Setup of build 94:
## pixel_sort_asc
module pixel_sort_asc (
	 input clk, reset, soft_rst,
	 input enable, 
	 input      [15:0] Pixel_in1, Pixel_in2, Pixel_in3, Pixel_in4 , Pixel_in5 , Pixel_in6, Pixel_in7, Pixel_in8,
	 output reg [15:0] Pixel_out1, Pixel_out2, Pixel_out3, Pixel_out4 , Pixel_out5 , Pixel_out6, Pixel_out7, Pixel_out8,    output reg valid_out
);
Settings: LEC_CHECK=0, ABC_AREA=1, CAP_MARGIN=20, CELL_PAD_IN_SITES_DETAIL_PLACEMENT=1, CORE_ASPECT_RATIO=1.98, CORE_MARGIN=2, CORE_UTILIZATION=56, GPL_ROUTABILITY_DRIVEN=0, GPL_TIMING_DRIVEN=1, HOLD_SLACK_MARGIN=0.13, MAX_ROUTING_LAYER=met4, PLACE_DENSITY_LB_ADDON=0.28, SETUP_SLACK_MARGIN=5.0, SLEW_MARGIN=20, TNS_END_PERCENT=70; clock period 32.8 ns.
run.sh (not shown) runs the stock make flow with config.mk's settings and CLKGATE_MAP_FILE=.
Build 94 did not make it past detailed placement (3_5_place_dp), where a tool error ended it.
Setup changes, build 94 to build 4
==> flow/config.mk <==
export PLATFORM = sky130hd
export DESIGN_NAME = pixel_sort_asc
export DESIGN_NICKNAME = pixel_sort_asc
export VERILOG_FILES = /design/flow/design.v
export SDC_FILE = /design/flow/constraint.sdc
export NUM_CORES = 4
export LEC_CHECK = 0
export CAP_MARGIN = 20
export CORE_MARGIN = 2
export CORE_UTILIZATION = 52
export SETUP_SLACK_MARGIN = 1.0
export SLEW_MARGIN = 20
==> flow/constraint.sdc <==
create_clock -name core_clock -period 18.3 [get_ports {clk}]
set_input_delay 3.6600 -clock core_clock [delete_from_list [all_inputs] [get_ports {clk}]]
set_output_delay 3.6600 -clock core_clock [all_outputs]
set_load 0.01 [all_outputs]
==> results <==
- Build 4 did not make it past global routing (5_1_grt), where a tool error ended it.
- Changes observed in build 4 relative to build 94: basic-gate share of the synthesized area counting and, or, nand and nor cells lost 11 points; die area grew by about 12%; mean instance size in the synthesized netlist saw an increase; synthesized flop and latch total held.
Modified inputs, build 9 compared to build 4
--- a/flow/config.mk
+++ b/flow/config.mk
@@ -9,4 +9,5 @@
 export CORE_MARGIN = 2
-export CORE_UTILIZATION = 52
-export SETUP_SLACK_MARGIN = 1.0
+export CORE_UTILIZATION = 57
+export SETUP_SLACK_MARGIN = -2.0
 export SLEW_MARGIN = 20
+export TNS_END_PERCENT = 5
==> flow/constraint.sdc <==
create_clock -name core_clock -period 36.0 [get_ports {clk}]
set_input_delay 7.2000 -clock core_clock [delete_from_list [all_inputs] [get_ports {clk}]]
set_output_delay 7.2000 -clock core_clock [all_outputs]
set_load 0.01 [all_outputs]
- Stage in which a tool error killed build 4: global routing (5_1_grt).
- Build 9 finished all stages; however, its layout fails the closing checks, the failures being negative setup slack.
- Diff build 9..build 4 | number of buffers inserted during clock tree synthesis | unchanged
- On post-synth area from yosys stat, build 9 tracks build 4 almost exactly.
- Summary — pre-CTS setup slack, build 9 relative to build 4: higher, by 12.05 ns.
- Number of setup buffers added after CTS: build 9 and build 4 compared, lower one is build 9
- The run showing the smaller die boundary height is build 9.
- Build 4 has higher number of cells upsized or downsized after cts than build 9.
- Area after synthesis across build 9 and build 4: no real change.
- Lower width of the chip was reported by build 9, not build 4.
- Between build 4 and build 9, the final weighted congestion of routability-driven global placement figures differ only marginally.
- [compare] base=build 4 new=build 9: total number of clock tree sinks held steady, die area fell about 9%.
Setup changes, build 9 to build 47
--- a/flow/config.mk
+++ b/flow/config.mk
@@ -9,5 +9,4 @@
 export CORE_MARGIN = 2
-export CORE_UTILIZATION = 57
-export SETUP_SLACK_MARGIN = -2.0
+export CORE_UTILIZATION = 40
+export SETUP_SLACK_MARGIN = 5.0
 export SLEW_MARGIN = 20
-export TNS_END_PERCENT = 5
==> flow/constraint.sdc <==
create_clock -name core_clock -period 36.5 [get_ports {clk}]
set_input_delay 7.3000 -clock core_clock [delete_from_list [all_inputs] [get_ports {clk}]]
set_output_delay 7.3000 -clock core_clock [all_outputs]
set_load 0.01 [all_outputs]
==> comparison <==
- Build 47 reached the final stage; the timing, design-rule and antenna checks on its layout passed.
- Summary of build 47 over build 9: number of placed I/O pins comparable, critical path depth went up 6, die extent in x went up by 19%.
- On total cell area at the placement stage, the lower figure sits with build 9, not build 47.

* * *

pixel_sort_asc again, from the RTL that the note above started with.
Design pixel_sort_asc, start of the top module:
module pixel_sort_asc (
	 input clk, reset, soft_rst,
	 input enable, 
	 input      [15:0] Pixel_in1, Pixel_in2, Pixel_in3, Pixel_in4 , Pixel_in5 , Pixel_in6, Pixel_in7, Pixel_in8,
	 output reg [15:0] Pixel_out1, Pixel_out2, Pixel_out3, Pixel_out4 , Pixel_out5 , Pixel_out6, Pixel_out7, Pixel_out8,    output reg valid_out
);
Settings: LEC_CHECK=0, ABC_AREA=1, CAP_MARGIN=20, CORE_MARGIN=2, CORE_UTILIZATION=72, CTS_CLUSTER_DIAMETER=397, CTS_CLUSTER_SIZE=72, PLACE_DENSITY=0.38, SETUP_SLACK_MARGIN=4.93, SLEW_MARGIN=20; clock period 16.6 ns.
The baseline failed in detailed placement (3_5_place_dp).
Next try:
- ABC_AREA: 1 -> default
- CORE_UTILIZATION: 72 -> 40
- CTS_CLUSTER_DIAMETER: 397 -> default
- CTS_CLUSTER_SIZE: 72 -> default
- PLACE_DENSITY: 0.38 -> default
- SETUP_SLACK_MARGIN: 4.93 -> 1.0
- clock period: 16.6 -> 36.5 ns (I/O delays scaled with it)
=> This time the run finished with timing, DRC and antenna clean. Synthesized area came out higher by a few percent. Die size came out higher by well over a third. Synthesized cell count came out lower by roughly a tenth.
Next try:
- CORE_UTILIZATION: 40 -> 58
- SETUP_SLACK_MARGIN: 1.0 -> 5.0
- clock period: 36.5 -> 38.0 ns (I/O delays scaled with it)
Outcome: Now the flow failed in global routing (5_1_grt) on GRT-0232. Synthesized cell count stays the same. Area after synthesis stays the same. Die area goes down by 31%.
Next try:
- CORE_UTILIZATION: 58 -> 40
- GPL_ROUTABILITY_DRIVEN: default -> 0
- GPL_TIMING_DRIVEN: default -> 0
Outcome: Now the flow went through all stages and came out clean; die size climbs by well over a third; synthesized cell count is unchanged; area after synthesis does not change.
